## v7
// synth_top
module synth_top(
    input clk,
    input rst,
    input btnL,
    input [15:0] sw,
    output [3:0] led,
	output pmod_1,	 
	output pmod_2,	 
	output pmod_4	 
    );
clock: 69.2 ns
lec_check: 0
abc_area: 1
cap_margin: 40
core_margin: 2
core_utilization: 65
cts_cluster_diameter: 383
gpl_routability_driven: 1
max_routing_layer: met4
setup_slack_margin: 5.0
slew_margin: 20
tns_end_percent: 5
run.sh (not shown) runs the stock make flow with config.mk's settings and CLKGATE_MAP_FILE=.
v7 finished all stages; layout check result: FAIL, due to negative setup slack.
--- input diff v7..v4 ---
Settings: SETUP_SLACK_MARGIN removed (was 5.0); TNS_END_PERCENT removed (was 5); CAP_MARGIN changed from 40 to 20; GPL_ROUTABILITY_DRIVEN removed (was 1); MAX_ROUTING_LAYER removed (was met4); ABC_AREA removed (was 1); CTS_CLUSTER_DIAMETER removed (was 383); the clock period (ns, I/O delays scaled along) changed from 69.2 to 81.4.
==> comparison <==
Proportion of final cell area spent on non-clock buffers in v4 is 1.7 points below v7. v4 packs its core more tightly than v7. The layout from v4, despite a flow that completed every stage, fails the layout checks, with the failing checks listed as negative setup slack. Compared with v7, v4 shows a lower relative area change from synthesis to final layout.
For v16, these inputs were changed with respect to v4:
Settings: an added CTS_CLUSTER_SIZE of 40; an added ABC_AREA of 1; an added CTS_CLUSTER_DIAMETER of 229; a change of CORE_UTILIZATION from 65 to 70; a change of the clock period (ns, I/O delays scaled along) from 81.4 to 68.4.
## What came out
- v16 terminated abnormally: global routing (5_1_grt) reported GRT-0116.
- v16 ends up with a final RePlAce weighted congestion that is 0.32% lower than in v4.
- HPWL after detailed placement grows by a little under 10% when moving from v4 to v16.
- Status: number of top-level design ports parity (v4, v16)
- Re cell row count: v16 and v4 aren't equal, and the lower value belongs to v16.
- Post-CTS setup repair buffer count up 191 in v16 wrt v4
- In v16, the number of resized instances in the post-cts repair step came out 14% above the value in v4.
- Between v16 and v4, it is v16 whose XOR/XNOR share of the synthesized area is higher, by 0.45 points.
- v16: area after synthesis is 4.4% higher than what v4 reported.
- Higher minimum setup slack after placement among v16 and v4: v4

---

v43:
Starting RTL as in the previous note.
==> flow/config.mk <==
export PLATFORM = sky130hd
export DESIGN_NAME = synth_top
export DESIGN_NICKNAME = synth_top
export VERILOG_FILES = /design/flow/design.v
export SDC_FILE = /design/flow/constraint.sdc
export NUM_CORES = 4
export LEC_CHECK = 0
export ABC_AREA = 1
export CAP_MARGIN = 20
export CORE_ASPECT_RATIO = 0.89
export CORE_MARGIN = 10
export CORE_UTILIZATION = 53
export CTS_CLUSTER_SIZE = 11
export GPL_TIMING_DRIVEN = 0
export MAX_ROUTING_LAYER = met5
export SETUP_SLACK_MARGIN = 3.78
export SLEW_MARGIN = 20
export TNS_END_PERCENT = 50
==> flow/constraint.sdc <==
create_clock -name core_clock -period 100.0 [get_ports {clk}]
set_input_delay 20.0000 -clock core_clock [delete_from_list [all_inputs] [get_ports {clk}]]
set_output_delay 20.0000 -clock core_clock [all_outputs]
set_load 0.01 [all_outputs]
--- input diff v43..v55 ---
# v43
export LEC_CHECK = 0
export ABC_AREA = 1
export CAP_MARGIN = 20
export CORE_ASPECT_RATIO = 0.89
export CORE_MARGIN = 10
export CORE_UTILIZATION = 53
export CTS_CLUSTER_SIZE = 11
export GPL_TIMING_DRIVEN = 0
export MAX_ROUTING_LAYER = met5
export SETUP_SLACK_MARGIN = 3.78
export SLEW_MARGIN = 20
export TNS_END_PERCENT = 50
create_clock -name core_clock -period 100.0 [get_ports {clk}]
# v55
export LEC_CHECK = 0
export CAP_MARGIN = 20
export CELL_PAD_IN_SITES_GLOBAL_PLACEMENT = 1
export CORE_MARGIN = 2
export CORE_UTILIZATION = 40
export CTS_CLUSTER_DIAMETER = 138
export MIN_ROUTING_LAYER = met2
export PLACE_DENSITY_LB_ADDON = 0.08
export SLEW_MARGIN = 20
create_clock -name core_clock -period 100.0 [get_ports {clk}]
==> comparison <==
Diff v43 -> v55: routed wire length went up 12%; instance tally after logic synthesis went down 1427; length of routed wiring on met1 went down 100%. Going from v43 to v55, floorplan die area higher; first-pass GRT wire length increased by 7.7% relative to the old numbers; post-CTS setup-driven buffer insertion count fell 14.
Setup changes, v55 to v39
# v55
export LEC_CHECK = 0
export CAP_MARGIN = 20
export CELL_PAD_IN_SITES_GLOBAL_PLACEMENT = 1
export CORE_MARGIN = 2
export CORE_UTILIZATION = 40
export CTS_CLUSTER_DIAMETER = 138
export MIN_ROUTING_LAYER = met2
export PLACE_DENSITY_LB_ADDON = 0.08
export SLEW_MARGIN = 20
create_clock -name core_clock -period 100.0 [get_ports {clk}]
# v39
export LEC_CHECK = 0
export ABC_AREA = 1
export CAP_MARGIN = 20
export CORE_ASPECT_RATIO = 0.89
export CORE_MARGIN = 10
export CORE_UTILIZATION = 36
export MAX_ROUTING_LAYER = met5
export SETUP_SLACK_MARGIN = 5.0
export SLEW_MARGIN = 20
create_clock -name core_clock -period 100.0 [get_ports {clk}]
==> results <==
- v39 ended with less last weighted congestion value of the routability-driven placer than v55.
- Delta(routed length on met2, v39 - v55) < 0
- Going from v55 to v39, area fraction in and, or, nand and nor cells after synthesis grew by 8.4 points; sequential share of cell area shrank by 0.29 points; total non-filler cell area in the finished layout grew by 2.8%; worst setup slack after layout grew by 7.95 ns.
- Standard cell area after detailed placement: v39 vs v55 up 1.7%
- Highest routed metal layer = met5: v55; highest routed metal layer = met4: v39
- Comparing v55 and v39, the lower inverter count of the layout excluding clock inverters was measured on v55.
- In v39 relative to v55, final cell count without fillers had gone up by more than 10%.
- The higher post-route minimum period came out of v55.
- Sum of buffers and inverters on the critical path up about 270% in v39 wrt v55
## Diff of input files: v19 against v39
# v39
export LEC_CHECK = 0
export ABC_AREA = 1
export CAP_MARGIN = 20
export CORE_ASPECT_RATIO = 0.89
export CORE_MARGIN = 10
export CORE_UTILIZATION = 36
export MAX_ROUTING_LAYER = met5
export SETUP_SLACK_MARGIN = 5.0
export SLEW_MARGIN = 20
create_clock -name core_clock -period 100.0 [get_ports {clk}]
# v19
export LEC_CHECK = 0
export CAP_MARGIN = 20
export CORE_MARGIN = 2
export CORE_UTILIZATION = 40
export CTS_CLUSTER_DIAMETER = 138
export PLACE_DENSITY_LB_ADDON = 0.26
export SLEW_MARGIN = 20
create_clock -name core_clock -period 100.0 [get_ports {clk}]
[summary]
NOTE maximum frequency v39->v19 decreased by a little under 10%. Max-slew headroom at the worst pin was higher in the run labelled v39. v19 reports a higher met2 layer usage reported by global route than v39 does. Final cell count down 1630 in v19 wrt v39. v19 vs v39 — final-layout clock buffer total rose about 17%. In the reports for v19 and v39, the larger critical path depth belongs to v39. Between v39 and v19, the flow reports via count of the first global-routing pass increasing slightly. The run with more setup slack is v39; v19 has less.
Edits applied to the flow inputs when going from v19 to v28:
# v19
export LEC_CHECK = 0
export CAP_MARGIN = 20
export CORE_MARGIN = 2
export CORE_UTILIZATION = 40
export CTS_CLUSTER_DIAMETER = 138
export PLACE_DENSITY_LB_ADDON = 0.26
export SLEW_MARGIN = 20
create_clock -name core_clock -period 100.0 [get_ports {clk}]
# v28
export LEC_CHECK = 0
export ABC_AREA = 1
export CAP_MARGIN = 20
export CELL_PAD_IN_SITES_GLOBAL_PLACEMENT = 0
export CORE_ASPECT_RATIO = 0.78
export CORE_MARGIN = 10
export CORE_UTILIZATION = 39
export CTS_CLUSTER_DIAMETER = 292
export GPL_TIMING_DRIVEN = 0
export MIN_ROUTING_LAYER = met1
export PLACE_DENSITY = 0.37
export SETUP_SLACK_MARGIN = -2.0
export SLEW_MARGIN = 20
export TNS_END_PERCENT = 15
create_clock -name core_clock -period 100.0 [get_ports {clk}]
[summary]
- v28 vs. v19: yosys-reported design area after synthesis went up by 2200 um2.
- v28 has cell area above what v19 had.
- Between v19 and v28, the cell count went up.
- Diff v19 -> v28: worst hold slack level; final setup slack of the worst path moved up; simple-gate area share of the yosys netlist moved up; core utilization moved down; total placed instance area moved up.
- Of v19 and v28, the run reporting the lower met1 usage was v19.
- | non-clock buffer count | v28 vs v19 | 82 lower |
- The post-synthesis to final-layout area growth reported for v28 is smaller than that of v19 by 1.2 points.
